Setup of job 8461:
==> flow/design.v (excerpt) <==
module ahb (
            hclk
           ,hresetn
           ,htrans
           ,haddr
           ,hwdata
           ,hready_in
           ,hsel
           ,hwrite
           ,hsize
           ,hresp
           ,hready_out
           ,hrdata
           ,frame_num    
           ,sample_in_frame
           ,com_2_ovl
           ,max_point_fft_core
           ,alpha
           ,quarter
           ,fft_num
           ,fft_stage_number
           ,mel_num
           ,cep_num
           ,trigger
           );
For scale: about 1100 cells after synthesis, about 370 flip-flops, about 410 I/O pins, about 0.016 mm² of cells after synthesis.
clock: 2.58 ns
lec_check: 0
cap_margin: 20
cell_pad_in_sites_global_placement: 1
core_margin: 2
core_utilization: 31
cts_cluster_diameter: 162
slew_margin: 20
run.sh (not shown) runs the stock make flow with config.mk's settings and CLKGATE_MAP_FILE=.
The final report for job 8461 shows a completed flow and a layout that fails verification, specifically negative setup slack.
The following lists how job 2173 was set up differently from job 8461:
Settings: CORE_UTILIZATION changed from 31 to 58; CTS_CLUSTER_DIAMETER removed (was 162); CELL_PAD_IN_SITES_GLOBAL_PLACEMENT removed (was 1); the clock period (ns, I/O delays scaled along) changed from 2.58 to 4.44.
## What came out
Of job 2173 and job 8461, just one finished clean: job 2173.
The flow completed for job 8461, but it is not clean: the layout still shows negative setup slack.
Job 8461 leaves less setup margin than job 2173.
Job 2173 vs job 8461, final instance area went down by 8.4%.
hrdata[14] as the critical path endpoint was reported by job 2173, and hrdata[11] by job 8461.
On combinational share of cell area, the lower figure sits with job 8461, not job 2173.
Final-layout clock-cell area share of job 8461 is on par with job 2173.
Routed length on met2 for job 2173: 14% down relative to job 8461
Diff job 8461 -> job 2173 | core box area | decrease of about 47%
[job 2173 vs job 8461] data arrival time of the critical path: higher in job 2173
The worst-path cell with the longest stage delay comes out dfrtp_2 in one run and and4_2 in the other, namely in job 8461 and job 2173 respectively.
Sequential cell area across job 2173 and job 8461: no real change.
What job 5203 does differently from job 2173 at the input level:
Settings: a change of CORE_UTILIZATION from 58 to 61; an added CTS_CLUSTER_SIZE of 32; a change of the clock period (ns, I/O delays scaled along) from 4.44 to 2.47.
==> results <==
Job 5203 -> stages 100% | layout checks FAIL | negative setup slack. Vertical die dimension: job 5203 vs job 2173 down 2.4%. Compared with job 2173, in job 5203 first-iteration DRC count has increased; post-layout utilization of the core has increased. When the final numbers for job 5203 and job 2173 were put side by side, the global-route wire length before repair turned out to be smaller in job 2173. Non-clock buffering overhead in the final layout, job 5203 and job 2173, lower one = job 2173. Diff job 2173 -> job 5203 | area of all placed cells without fillers | up by more than 10%. Looking only at register share of the cell area, and setting everything else aside, the higher value of job 5203 and job 2173 goes to job 2173. Looking at clock share of power across job 5203 and job 2173, the one that comes out higher is job 2173. In the tables for job 5203 and job 2173, wire length on met3 reads lower with job 2173. Job 5203 reports its timing endpoint of the critical path as hrdata[19] while job 2173 reports hrdata[14]. Job 2173 → job 5203: largest net degree at the start of global routing went down 44%, power share of the combinational group went up 1.0 points.
> inputs changed (job 5203 -> job 7840)
Settings: a change of CTS_CLUSTER_SIZE from 32 to 36; a change of CORE_UTILIZATION from 61 to 68; an added HOLD_SLACK_MARGIN of 0.29; an added SETUP_SLACK_MARGIN of 0.69; an added GPL_ROUTABILITY_DRIVEN of 0; an added ABC_AREA of 1.
### Flow results
Compared to job 5203, job 7840 has total placed instance area 2.2% lower. Comparing synthesized cell count for job 5203 and job 7840, the smaller number came from job 5203. Die outline area: job 7840 better than job 5203. Job 7840: synthesized area 500 µm² above job 5203. Job 7840: DPL-0033 in clock tree synthesis (4_1_cts) -> run aborted. On number of unique standard cell types used by synthesis: job 7840 sits below job 5203. Compared with job 5203, in job 7840 chip area line of the yosys report went up, area fraction in mux cells went down, mean cell area of the mapped netlist fell about 50%, area inside the core boundary has decreased.

========
exp/maple:
Starting RTL as in the previous note.
export LEC_CHECK = 0
export CAP_MARGIN = 20
export CORE_MARGIN = 2
export CORE_UTILIZATION = 66
export SLEW_MARGIN = 20
create_clock -name core_clock -period 4.51 [get_ports {hclk}]
Edits applied to the flow inputs when going from exp/maple to exp/willow:
- an added CTS_CLUSTER_SIZE of 53
- an added CTS_CLUSTER_DIAMETER of 81
- a change of CORE_UTILIZATION from 66 to 65
- a change of the clock period (ns, I/O delays scaled along) from 4.51 to 2.47
--- outcome ---
No stage failed in exp/maple, and the final checks on the layout all came back clean.
exp/willow did not run to completion, as it errored out during global routing.
exp/maple -> exp/willow: placed cell count increased by a little under 10%
Comparing die outline width for exp/willow and exp/maple, the smaller number came from exp/maple.
Comparing exp/willow with exp/maple, the synthesized cell count came out essentially unchanged.
exp/willow reports a higher hold buffer count at cts than exp/maple does.
#### Input delta (exp/raven over exp/willow)
- CORE_UTILIZATION changed from 65 to 70
- CTS_CLUSTER_DIAMETER changed from 81 to 248
==> comparison <==
- exp/raven never completed; the flow aborted with a tool error in clock tree synthesis.
- Compared with exp/willow, in exp/raven last weighted congestion value of the routability-driven placer fell 2.0%; area after synthesis ~0 delta; setup slack after placement down 0.12 ns.
Changes in exp/amber relative to exp/raven:
- a change of CTS_CLUSTER_SIZE from 53 to 32
- a change of CTS_CLUSTER_DIAMETER from 248 to 363
- an added SETUP_SLACK_MARGIN of -0.25
- a change of CORE_UTILIZATION from 70 to 67
Notes after the runs:
Count of standard-cell rows of exp/amber exceeds that of exp/raven slightly. exp/amber has floorplan core area above what exp/raven had. No crash in exp/amber: every stage finished, but the layout fails its final checks due to setup timing. Run status, exp/raven: aborted in clock tree synthesis, error DPL-0038. | initial core utilization | exp/amber vs exp/raven | 2.7 points lower |. exp/amber vs exp/raven — die area climbed by a few percent. Measured against each other, exp/amber and exp/raven differ in placed cell area, the higher figure coming from exp/amber.
Changes in exp/indigo relative to exp/amber:
- changing CORE_UTILIZATION from 67 to 40
- removing SETUP_SLACK_MARGIN (formerly -0.25)
- removing CTS_CLUSTER_SIZE (formerly 32)
- removing CTS_CLUSTER_DIAMETER (formerly 363)
- changing the clock period (ns, I/O delays scaled along) from 2.47 to 10.0
### Flow results
exp/indigo: full flow OK, the timing, design-rule and antenna checks passed. Run comparison: exp/amber worst setup path startpoint temp_hsize[2]; exp/indigo worst setup path startpoint haddr[3]. [exp/indigo vs exp/amber] clock-cell share of area: higher in exp/indigo. exp/indigo packs its core more loosely than exp/amber. Against exp/amber, exp/indigo reports a least setup slack across all paths after layout that is higher. exp/amber → exp/indigo: via count of the first global-routing pass down about 17%, worst max-slew margin expressed relative to the limit has decreased. | wire length | exp/indigo vs exp/amber | better |. NOTE: signed area change from the synthesized netlist to the final layout in exp/indigo falls short of that of exp/amber. The higher number of cells traversed by the worst hold path came out of exp/indigo.
No activity file was given, so power comes from the tool's default toggle rates.
